## P
// PPU
module PPU (
    input clk,
    input rst,
    input i_en,
    input [32-1:0] data_in,
    input [11:0] scaling_factor,
    output logic[6:0] data_out,
    output logic valid,
    output logic [31:0] data_in_out
);
Size: about 3400 cells after synthesis, about 40 flip-flops, about 87 I/O pins, roughly 0.024 sq mm of cells after synthesis.
clock: 182.0 ns
lec_check: 0
abc_area: 0
cap_margin: 0
core_aspect_ratio: 0.5
core_margin: 2
core_utilization: 64
cts_cluster_diameter: 53
cts_cluster_size: 10
gpl_routability_driven: 0
min_routing_layer: met1
place_density: 0.67
slew_margin: 5
tns_end_percent: 5
run.sh (not shown) runs the stock make flow with config.mk's settings and CLKGATE_MAP_FILE=.
What Q does differently from P at the input level:
Settings: PLACE_DENSITY removed (was 0.67); CORE_UTILIZATION changed from 64 to 68; CAP_MARGIN changed from 0 to 20; ABC_AREA removed (was 0); TNS_END_PERCENT removed (was 5); CORE_ASPECT_RATIO removed (was 0.5); MIN_ROUTING_LAYER removed (was met1); CTS_CLUSTER_SIZE removed (was 10); CTS_CLUSTER_DIAMETER removed (was 53); GPL_ROUTABILITY_DRIVEN removed (was 0); the clock period (ns, I/O delays scaled along) changed from 182.0 to 120.0.
[summary]
Q reached the end of the flow, and the finished layout is clean on the timing, design-rule and antenna checks. Between Q and P, it is Q whose total number of placement rows is higher, by 19. Q vs P, non-clock buffer count went up by 87. P → Q: minimum setup slack in the final design fell by 36930 ps, total stage count of the critical path rose by 8, total wire length after detailed routing rose by 10000 um, signed area change from the synthesized netlist to the final layout rose by 5.6 points. As far as synthesized cell count goes, Q and P are indistinguishable; the numbers are identical.
Inputs modified between Q and R:
Settings: an added TNS_END_PERCENT of 5; a change of CORE_UTILIZATION from 68 to 57; a change of SLEW_MARGIN from 5 to 20; a change of the clock period (ns, I/O delays scaled along) from 120.0 to 98.5.
Notes after the runs:
R had finished all stages when the layout checks came back failing, citing setup timing.
As of R, number of logic stages on the critical path including buffering had risen by a few percent compared to Q.
Going from Q to R, synthesis-to-finish area growth grows by 22 points.
Relative to Q, the final cell area reported for R is higher.
Reported for R and Q, number of instances in the synthesized netlist turned out identical to the last digit.
R has total antenna diodes in the routed design above what Q had.
### R -> S
Settings: an added CTS_CLUSTER_SIZE of 32; an added HOLD_SLACK_MARGIN of -0.09; a change of CORE_UTILIZATION from 57 to 68; a change of the clock period (ns, I/O delays scaled along) from 98.5 to 103.0.
--- outcome ---
- S vs R, cell resize tally after clock tree synthesis went down by 4.4%.
- The log for S ends in global routing with error GRT-0232, so the run never completed.
- Number of distinct standard cells referenced by the synthesized netlist came out exactly the same in R and S.
- Compared S vs R, and post-CTS setup buffer count is down in S.
- Compared to R, S was floorplanned on a smaller die.
- What S reported for placed cell count has to be multiplied by 1.10 to get the figure for R.
- Per the comparison of S with R, half-perimeter wire length after placement down 9.4%; placer's final routability congestion estimate up about 6%.
Input changes introduced in T (baseline for comparison: S):
Settings: HOLD_SLACK_MARGIN: -0.09 -> unset; TNS_END_PERCENT: 5 -> unset; CORE_UTILIZATION: 68 -> 40; CTS_CLUSTER_SIZE: 32 -> unset; the clock period (ns, I/O delays scaled along): 103.0 -> 120.0.
Results
- The starting density of the core in T sits 29 points below the value recorded for S.
- S -> T: synthesized instance count delta 0, exact match
- Die size: T > S
- [compare] base=S new=T: die span in y up 30%; horizontal extent of the die went up 30%.
- On number of post-CTS setup repair buffers: T sits below S.
- From S to T, mean post-synth cell area did not move at all.
- T: full flow OK, the timing, design-rule and antenna checks passed
- The cell area after placement in T was lower than what S gave.

---

The RTL this note starts from:
==> flow/design.v <==
module PPU (
    input clk,
    input rst,
    input i_en,
    input [32-1:0] data_in,
    input [11:0] scaling_factor,
    output logic[6:0] data_out,
    output logic valid,
    output logic [31:0] data_in_out
);
logic [32 - 1:0] relu_out;
logic [32:0] data_shift;
logic [7:0] data_quant;
logic [8:0] data_temp;
always @(*) begin
    relu_out = (data_in[32 - 1])? 32'd0 : data_in;
    /*verilator lint_off WIDTHEXPAND*/
    /*verilator lint_off WIDTHTRUNC*/
    data_shift = ({relu_out, 1'b0} / scaling_factor);
    /*verilator lint_on WIDTHTRUNC*/
    /*verilator lint_on WIDTHEXPAND*/
    data_temp = (data_shift > 127)? 254 : data_shift[8:0] + {8'b0, data_shift[0]};
end
always @(posedge clk) begin
    if(rst) begin
        valid <= 1'd0;
        data_out <= 7'd0;
        data_in_out <= 32'd0;
    end
    else begin
        valid <= i_en;
        data_out <= (i_en)? data_temp[7:1] : 7'd0;
        data_in_out <= data_in;
    end
end
endmodule
Settings: LEC_CHECK=0, ABC_AREA=0, CAP_MARGIN=0, CORE_MARGIN=2, CORE_UTILIZATION=72, CTS_CLUSTER_SIZE=35, GPL_ROUTABILITY_DRIVEN=1, HOLD_SLACK_MARGIN=-0.1, MIN_ROUTING_LAYER=met1, PLACE_DENSITY=0.64, SLEW_MARGIN=40; clock period 110.0 ns.
The starting point ended with an error in global routing with GRT-0232.
Then changed:
- ABC_AREA: 0 -> unset
- CAP_MARGIN: 0 -> 20
- CORE_UTILIZATION: 72 -> 58
- CTS_CLUSTER_SIZE: 35 -> unset
- GPL_ROUTABILITY_DRIVEN: 1 -> unset
- HOLD_SLACK_MARGIN: -0.1 -> unset
- MIN_ROUTING_LAYER: met1 -> unset
- PLACE_DENSITY: 0.64 -> unset
- SLEW_MARGIN: 40 -> 20
- clock period: 110.0 -> 100.0 ns (I/O delays scaled with it)
Outcome: This time the run ran to the end with violations: setup timing. Synthesized cell count is unchanged. Area after synthesis stays the same. Die area climbs by 24%.
Then changed:
- CORE_UTILIZATION: 58 -> 63
- HOLD_SLACK_MARGIN: unset -> -0.08
- TNS_END_PERCENT: unset -> 5
What happened: The changed run finished with setup timing left. Area after synthesis is unchanged. Utilization is higher by 0.61 points. Final area drops by 7.3%. Via count is lower by 4.2%. Worst hold slack gets better by 0.39 ns. Final cell count decreases by 3.7%. First-iteration DRC count falls by 4.9%. Non-clock buffer count fell by 142. Sequential cell count is unchanged.
Then changed:
- CORE_UTILIZATION: 63 -> 40
- HOLD_SLACK_MARGIN: -0.08 -> unset
- SETUP_SLACK_MARGIN: unset -> 5.0
- TNS_END_PERCENT: 5 -> unset
- clock period: 100.0 -> 115.0 ns (I/O delays scaled with it)
Now the flow went through all stages and came out clean.
Cell area is lower by a few percent.
Count of clock-buffer cells in the layout is unchanged.
Core utilization fell by 32 points.
Via count is lower by roughly a tenth.
Synthesized cell count does not change.
Area after synthesis does not change.
Wire length goes down by roughly a tenth.
Global-route usage decreases by 17 points.
Setup slack gains 13 ns.
Then changed:
- CORE_UTILIZATION: 40 -> 65
- HOLD_SLACK_MARGIN: unset -> -0.09
- SETUP_SLACK_MARGIN: 5.0 -> unset
- TNS_END_PERCENT: unset -> 5
- clock period: 115.0 -> 101.0 ns (I/O delays scaled with it)
After rerunning: This time the run ran to the end with violations: setup timing; final cell count went down by 3.5%; global-route usage climbs by 22 points; routed wire length rises by 17%; cell area increases by 2.6%; die size fell by 38%; first-iteration DRC count came out higher by 82%; critical path depth came out higher by 8; sequential share of layout area barely changes; utilization came out higher by 34 points; non-clock buffer count rose by 153.
